## lab1
module lab1 #
(
	parameter WIDTHIN = 16,		 
	parameter WIDTHOUT = 32,	 
	parameter [WIDTHIN-1:0] A0 = 16'b01_00000000000000,  
	parameter [WIDTHIN-1:0] A1 = 16'b01_00000000000000,  
	parameter [WIDTHIN-1:0] A2 = 16'b00_10000000000000,  
	parameter [WIDTHIN-1:0] A3 = 16'b00_00101010101010,  
	parameter [WIDTHIN-1:0] A4 = 16'b00_00001010101010,  
	parameter [WIDTHIN-1:0] A5 = 16'b00_00000010001000   
)
(
	input clk,
	input reset,	
	input i_valid,
	input i_ready,
	output o_valid,
	output o_ready,
	input [WIDTHIN-1:0] i_x,
	output [WIDTHOUT-1:0] o_y
);
Size: roughly 8900 cells after synthesis, roughly 230 flip-flops, about 54 I/O pins, ~69000 um^2 of cells after synthesis.
Settings: LEC_CHECK=0, ABC_AREA=1, CAP_MARGIN=20, CELL_PAD_IN_SITES_DETAIL_PLACEMENT=1, CELL_PAD_IN_SITES_GLOBAL_PLACEMENT=1, CORE_ASPECT_RATIO=0.52, CORE_MARGIN=4, CORE_UTILIZATION=16, CTS_CLUSTER_SIZE=25, MIN_ROUTING_LAYER=met2, SLEW_MARGIN=20; clock period 8.72 ns.
run.sh (not shown) runs the stock make flow with config.mk's settings and CLKGATE_MAP_FILE=.
Change:
ABC_AREA = default   (was 1)
CAP_MARGIN = 10   (was 20)
CELL_PAD_IN_SITES_DETAIL_PLACEMENT = default   (was 1)
CELL_PAD_IN_SITES_GLOBAL_PLACEMENT = default   (was 1)
CORE_ASPECT_RATIO = default   (was 0.52)
CORE_MARGIN = 2   (was 4)
CORE_UTILIZATION = 72   (was 16)
CTS_CLUSTER_SIZE = 37   (was 25)
MIN_ROUTING_LAYER = default   (was met2)
SETUP_SLACK_MARGIN = 1.13   (was default)
clock period = 6.45 ns   (was 8.72 ns; I/O delays follow)
The new run completed, yet does not pass: negative setup slack.
Via count falls by 30%.
Clock skew went down by 39 ps.
Synthesized area is lower by 7.3%.

## run 1
The RTL this note starts from:
==> flow/design.v <==
module lab1 #
(
	parameter WIDTHIN = 16,		 
	parameter WIDTHOUT = 32,	 
	parameter [WIDTHIN-1:0] A0 = 16'b01_00000000000000,  
	parameter [WIDTHIN-1:0] A1 = 16'b01_00000000000000,  
	parameter [WIDTHIN-1:0] A2 = 16'b00_10000000000000,  
	parameter [WIDTHIN-1:0] A3 = 16'b00_00101010101010,  
	parameter [WIDTHIN-1:0] A4 = 16'b00_00001010101010,  
	parameter [WIDTHIN-1:0] A5 = 16'b00_00000010001000   
)
(
	input clk,
	input reset,	
	input i_valid,
	input i_ready,
	output o_valid,
	output o_ready,
	input [WIDTHIN-1:0] i_x,
	output [WIDTHOUT-1:0] o_y
);
logic [WIDTHIN-1:0] x;	 
logic [WIDTHOUT-1:0] y_Q;	 
logic valid_Q1;		 
logic valid_Q2;		 
logic valid_Q3;
logic valid_Q4;
logic valid_Q5;
logic valid_Q6;
logic valid_Q7;
logic [WIDTHOUT-1:0] ans;	
logic enable;
logic [WIDTHOUT-1:0] m0_out;  
logic [31:0] m0_res; 
logic [WIDTHOUT-1:0] a0_out;  
logic [WIDTHOUT-1:0] m1_out;  
logic [47:0] m1_res;
logic [WIDTHOUT-1:0] a1_out;  
logic [WIDTHOUT-1:0] m2_out;  
logic [47:0] m2_res; 
logic [WIDTHOUT-1:0] a2_out;  
logic [WIDTHOUT-1:0] m3_out;  
logic [47:0] m3_res;
logic [WIDTHOUT-1:0] a3_out;  
logic [WIDTHOUT-1:0] m4_out;  
logic [47:0] m4_res;
logic [WIDTHOUT-1:0] a4_out;  
logic [WIDTHOUT-1:0] y_D;
logic [15:0] A5_reg;
logic [31:0] A4_reg;
logic [31:0] A3_reg;
logic [31:0] A2_reg;
logic [31:0] A1_reg;
logic [31:0] A0_reg;
logic [WIDTHIN-1:0] x1;
logic [WIDTHIN-1:0] x2;
logic [WIDTHIN-1:0] x3;
logic [WIDTHIN-1:0] x4;
logic [WIDTHOUT-1:0] F1;
logic [WIDTHOUT-1:0] F2;
logic [WIDTHOUT-1:0] F3;
logic [WIDTHOUT-1:0] F4;
always_comb begin
		m0_res = A5_reg * x;
		m0_out = {3'b000, m0_res [31:3]};
		a0_out = m0_out + A4_reg;
		m1_res = F4 * x4;
		m1_out = m1_res[45:14];
		a1_out = m1_out + A3_reg;
		m2_res = F3 * x3;
		m2_out = m2_res[45:14];
		a2_out = m2_out + A2_reg;
		m3_res = F2 * x2;
		m3_out = m3_res[45:14];
		a3_out = m3_out + A1_reg;
		m4_res = F1 * x1;
		m4_out = m4_res[45:14];
		a4_out = m4_out + A0_reg ;
		enable = i_ready;
end
always @(posedge clk) begin
if (enable) begin
		A5_reg <= A5;
		A4_reg <= {5'b00000, A4, 11'b00000000000};
   	F4 <= a0_out;
		x4 <= x;
		A3_reg <= {5'b00000, A3, 11'b00000000000};
		F3 <= a1_out;
		x3 <= x4;
		A2_reg <= {5'b00000, A2, 11'b00000000000};
		F2 <= a2_out;
		x2 <= x3;
		A1_reg <= {5'b00000, A1, 11'b00000000000};
   	F1 <= a3_out;
		x1 <= x2;
		A0_reg <= {5'b00000, A0, 11'b00000000000};
end		
end
always_ff @(posedge clk or posedge reset) begin
	if (reset) begin
		valid_Q1 <= 1'b0;
		valid_Q2 <= 1'b0;
		valid_Q3 <= 1'b0;
		valid_Q4 <= 1'b0;
		valid_Q5 <= 1'b0;
		valid_Q6 <= 1'b0;
		x <= 0;
		y_Q <= 0;
	end 
	else if (enable) begin
		valid_Q1 <= i_valid;
		valid_Q2 <= valid_Q1;
		valid_Q3 <= valid_Q2;
		valid_Q4 <= valid_Q3;
		valid_Q5 <= valid_Q4;
		valid_Q6 <= valid_Q5;
		x <= i_x;
		y_Q <= y_D;
	end
end
assign y_D = a4_out;
assign o_y = y_Q;
assign o_ready = i_ready;   		
assign o_valid = valid_Q6 & i_ready;	
endmodule
clock: 7.82 ns
lec_check: 0
abc_area: 0
cap_margin: 20
cell_pad_in_sites_detail_placement: 1
cell_pad_in_sites_global_placement: 1
core_aspect_ratio: 0.81
core_margin: 2
core_utilization: 30
gpl_routability_driven: 0
place_density_lb_addon: 0.07
setup_slack_margin: -0.18
slew_margin: 5
tns_end_percent: 5
Inputs modified between run 1 and run 2:
Settings: CELL_PAD_IN_SITES_DETAIL_PLACEMENT removed (was 1); TNS_END_PERCENT removed (was 5); PLACE_DENSITY_LB_ADDON removed (was 0.07); CELL_PAD_IN_SITES_GLOBAL_PLACEMENT removed (was 1); CORE_ASPECT_RATIO removed (was 0.81); SETUP_SLACK_MARGIN changed from -0.18 to 2.28; CORE_UTILIZATION changed from 30 to 40; GPL_ROUTABILITY_DRIVEN removed (was 0); ABC_AREA removed (was 0); SLEW_MARGIN changed from 5 to 20; the clock period (ns, I/O delays scaled along) changed from 7.82 to 7.83.
==> results <==
- Side by side, area growth from synthesis to layout turned out higher in run 2 than in run 1.
- [compare] base=run 1 new=run 2: length of routed wiring on met1 fell 27 mm, cell row count fell about 3.3%, via count rose 5.6%, area of the core fell about 25%.
- After detailed routing, run 1 needs more wire than run 2.
- Looking only at horizontal die dimension, and setting everything else aside, the lower value of run 1 and run 2 goes to run 2.
- On sequential share of layout area, the higher figure sits with run 1, not run 2.
- ~same worst hold-check slack in run 1 and run 2
